==> 09-19: inputs <==
==> flow/design.v <==
module huffman(clk, reset, gray_valid, gray_data, CNT_valid, CNT1, CNT2, CNT3, CNT4, CNT5, CNT6,
    code_valid, HC1, HC2, HC3, HC4, HC5, HC6, M1, M2, M3, M4, M5, M6);
input clk;
input reset;
input gray_valid;
input [7:0] gray_data;
output CNT_valid;
output [7:0] CNT1, CNT2, CNT3, CNT4, CNT5, CNT6;
output code_valid;
output [7:0] HC1, HC2, HC3, HC4, HC5, HC6;
output [7:0] M1, M2, M3, M4, M5, M6;
parameter Wait = 0;
parameter GetData = 1;
parameter Bubble = 2;
parameter Calculate = 3;
parameter Reorder = 4;
parameter Done = 5;
reg [2:0] state;
reg [7:0] gray_data_ [1:6];    
reg [5:0] group_ [1:6];        
reg [7:0] huffman_code [1:6];
reg [7:0] Mi_ [1:6];
reg [6:0] data_count;
reg [2:0] x, y;                
reg [2:0] last;                
reg [2:0] z;                   
reg finishGetData, finish;
assign CNT1 = gray_data_[1];
assign CNT2 = gray_data_[2];
assign CNT3 = gray_data_[3];
assign CNT4 = gray_data_[4];
assign CNT5 = gray_data_[5];
assign CNT6 = gray_data_[6];
assign CNT_valid = finishGetData;
assign HC1 = huffman_code[1];
assign HC2 = huffman_code[2];
assign HC3 = huffman_code[3];
assign HC4 = huffman_code[4];
assign HC5 = huffman_code[5];
assign HC6 = huffman_code[6];
assign M1 = Mi_[1];
assign M2 = Mi_[2];
assign M3 = Mi_[3];
assign M4 = Mi_[4];
assign M5 = Mi_[5];
assign M6 = Mi_[6];
assign code_valid = finish;
wire [7:0] upper_w = gray_data_[last - 3'd1];
wire [7:0] lower_w = gray_data_[last];
wire [5:0] upper_g = group_[last - 3'd1];
wire [5:0] lower_g = group_[last];
integer i;
always@(posedge clk)begin
  finishGetData <= 1'b0;
  finish <= 1'b0;
  if(reset)begin
	state <= Wait;
	data_count <= 7'd0;
	x <= 3'd1;
	y <= 3'd1;
	z <= 3'd1;
	last <= 3'd6;
	for(i = 1;i < 7;i = i + 1)begin
		gray_data_[i] <= 8'd0;
		group_[i] <= 6'd1 << (i - 1);
		Mi_[i] <= 8'd0;
		huffman_code[i] <= 8'd0;
	end
  end
  else begin
	case(state)
		Wait, GetData:begin
			if(gray_valid)begin
				state <= GetData;
				for(i = 1;i < 7;i = i + 1)
					if(gray_data == i)
						gray_data_[i] <= gray_data_[i] + 8'd1;
				data_count <= data_count + 7'd1;
				if(data_count == 7'd99)begin
					finishGetData <= 1'b1;
					state <= Bubble;
				end
			end
		end
		Bubble:begin
			if(gray_data_[x] < gray_data_[x + 3'd1])begin
				gray_data_[x] <= gray_data_[x + 3'd1];
				gray_data_[x + 3'd1] <= gray_data_[x];
				group_[x] <= group_[x + 3'd1];
				group_[x + 3'd1] <= group_[x];
			end
			if((x + y) < 6)
				x <= x + 3'd1;
			else begin
				x <= 3'd1;
				if(y == 3'd5)
					state <= Calculate;
				else
					y <= y + 3'd1;
			end
		end
		Calculate:begin
			for(i = 1;i < 7;i = i + 1)begin
				if(lower_g[i - 1])begin
					huffman_code[i] <= huffman_code[i] | (Mi_[i] + 8'd1);
					Mi_[i] <= {Mi_[i][6:0], 1'b1};
				end
				if(upper_g[i - 1])
					Mi_[i] <= {Mi_[i][6:0], 1'b1};
			end
			gray_data_[last - 3'd1] <= upper_w + lower_w;
			group_[last - 3'd1] <= upper_g | lower_g;
			last <= last - 3'd1;
			z <= last - 3'd1;
			if(last == 3'd2)begin
				finish <= 1'b1;
				state <= Done;
			end
			else
				state <= Reorder;
		end
		Reorder:begin
			if(z >= 3'd2 && gray_data_[z - 3'd1] < gray_data_[z])begin
				gray_data_[z] <= gray_data_[z - 3'd1];
				gray_data_[z - 3'd1] <= gray_data_[z];
				group_[z] <= group_[z - 3'd1];
				group_[z - 3'd1] <= group_[z];
				z <= z - 3'd1;
			end
			else
				state <= Calculate;
		end
		default:
			state <= Done;
	endcase
  end
end
endmodule
==> flow/run.sh <==
#!/bin/bash
# the make line also repeats each setting of config.mk as NAME=value (left out here)
make -C /OpenROAD-flow-scripts/flow DESIGN_CONFIG=/design/flow/config.mk WORK_HOME=/design/flow/orfs CLKGATE_MAP_FILE= finish
==> flow/config.mk <==
export PLATFORM = sky130hd
export DESIGN_NAME = huffman
export DESIGN_NICKNAME = huffman
export VERILOG_FILES = /design/flow/design.v
export SDC_FILE = /design/flow/constraint.sdc
export NUM_CORES = 4
export LEC_CHECK = 0
export ABC_AREA = 1
export CAP_MARGIN = 20
export CORE_MARGIN = 2
export CORE_UTILIZATION = 72
export CTS_CLUSTER_DIAMETER = 360
export CTS_CLUSTER_SIZE = 51
export HOLD_SLACK_MARGIN = 0.3
export PLACE_DENSITY = 0.65
export SLEW_MARGIN = 20
==> flow/constraint.sdc <==
create_clock -name core_clock -period 2.99 [get_ports {clk}]
set_input_delay 0.5980 -clock core_clock [delete_from_list [all_inputs] [get_ports {clk}]]
set_output_delay 0.5980 -clock core_clock [all_outputs]
set_load 0.01 [all_outputs]
==> 01-18: changes against 09-19 <==
- CORE_UTILIZATION: 72 -> 66
- CTS_CLUSTER_DIAMETER: 360 -> 340
- CTS_CLUSTER_SIZE: 51 -> 95
- HOLD_SLACK_MARGIN: 0.3 -> unset
- PLACE_DENSITY: 0.65 -> 0.41
- TNS_END_PERCENT: unset -> 5
==> flow/constraint.sdc (replaced) <==
create_clock -name core_clock -period 3.35 [get_ports {clk}]
set_input_delay 0.6700 -clock core_clock [delete_from_list [all_inputs] [get_ports {clk}]]
set_output_delay 0.6700 -clock core_clock [all_outputs]
set_load 0.01 [all_outputs]
==> 01-23: changes against 09-19 <==
- ABC_AREA: 1 -> unset
- CORE_UTILIZATION: 72 -> 65
- CTS_CLUSTER_DIAMETER: 360 -> 29
- CTS_CLUSTER_SIZE: 51 -> unset
- HOLD_SLACK_MARGIN: 0.3 -> unset
- PLACE_DENSITY: 0.65 -> unset
- SETUP_SLACK_MARGIN: unset -> 0.69
==> flow/constraint.sdc (replaced) <==
create_clock -name core_clock -period 5.76 [get_ports {clk}]
set_input_delay 1.1520 -clock core_clock [delete_from_list [all_inputs] [get_ports {clk}]]
set_output_delay 1.1520 -clock core_clock [all_outputs]
set_load 0.01 [all_outputs]
==> impl_metrics.ini <==
; implementation run metrics
[outcome]
error_message = [ERROR DPL-0038] Utilization greater than 100%, impossible to legalize
status = did not finish
flow.stopped_at = clock tree synthesis

[synth]
synthSimpleGateAreaFrac = 0.3009
post_syn_instances = 2478
netlist-cell-type-count = 49
synth_stat.cells = 2478
topCombFamilyByArea = simple AND/OR/NAND/NOR gates
synthAoiAreaFrac = 0.2004

[die]
placeableCoreArea_um2 = 23260
chip_width_um = 157.4

[placed_design]
dpl-instance-area_um2 = 21750
place.detailed.instances = 3199
[end of results for 09-19]
==> impl_metrics.ini <==
; implementation run metrics
[synth]
post_syn_instances = 2478
synthAoiAreaFrac = 0.2004
average_instance_area_after_synthesis_um2 = 6.840
synthSimpleGateAreaFrac = 0.3009
synth_stat.cells = 2478

[die]
chip_width_um = 164.3

[outcome]
flow.stopped_at = global routing
error_message = [ERROR GRT-0232] Routing congestion too high. Check the congestion heatmap in the GUI.
status = did not finish

[placed_design]
place.detailed.instances = 3185
[end of results for 01-18]
==> impl_metrics.ini <==
; synthesis and place-and-route metrics
[outcome]
status = no timing/DRC/antenna violations

[die]
chip_width_um = 161.0

[synth]
netlist-cell-type-count = 79
post_syn_instances = 1563
synth_stat.cells = 1563
synthSimpleGateAreaFrac = 0.1414
topCombFamilyByArea = multiplexers

[placed_design]
place.detailed.instances = 2033
[end of results for 01-23]
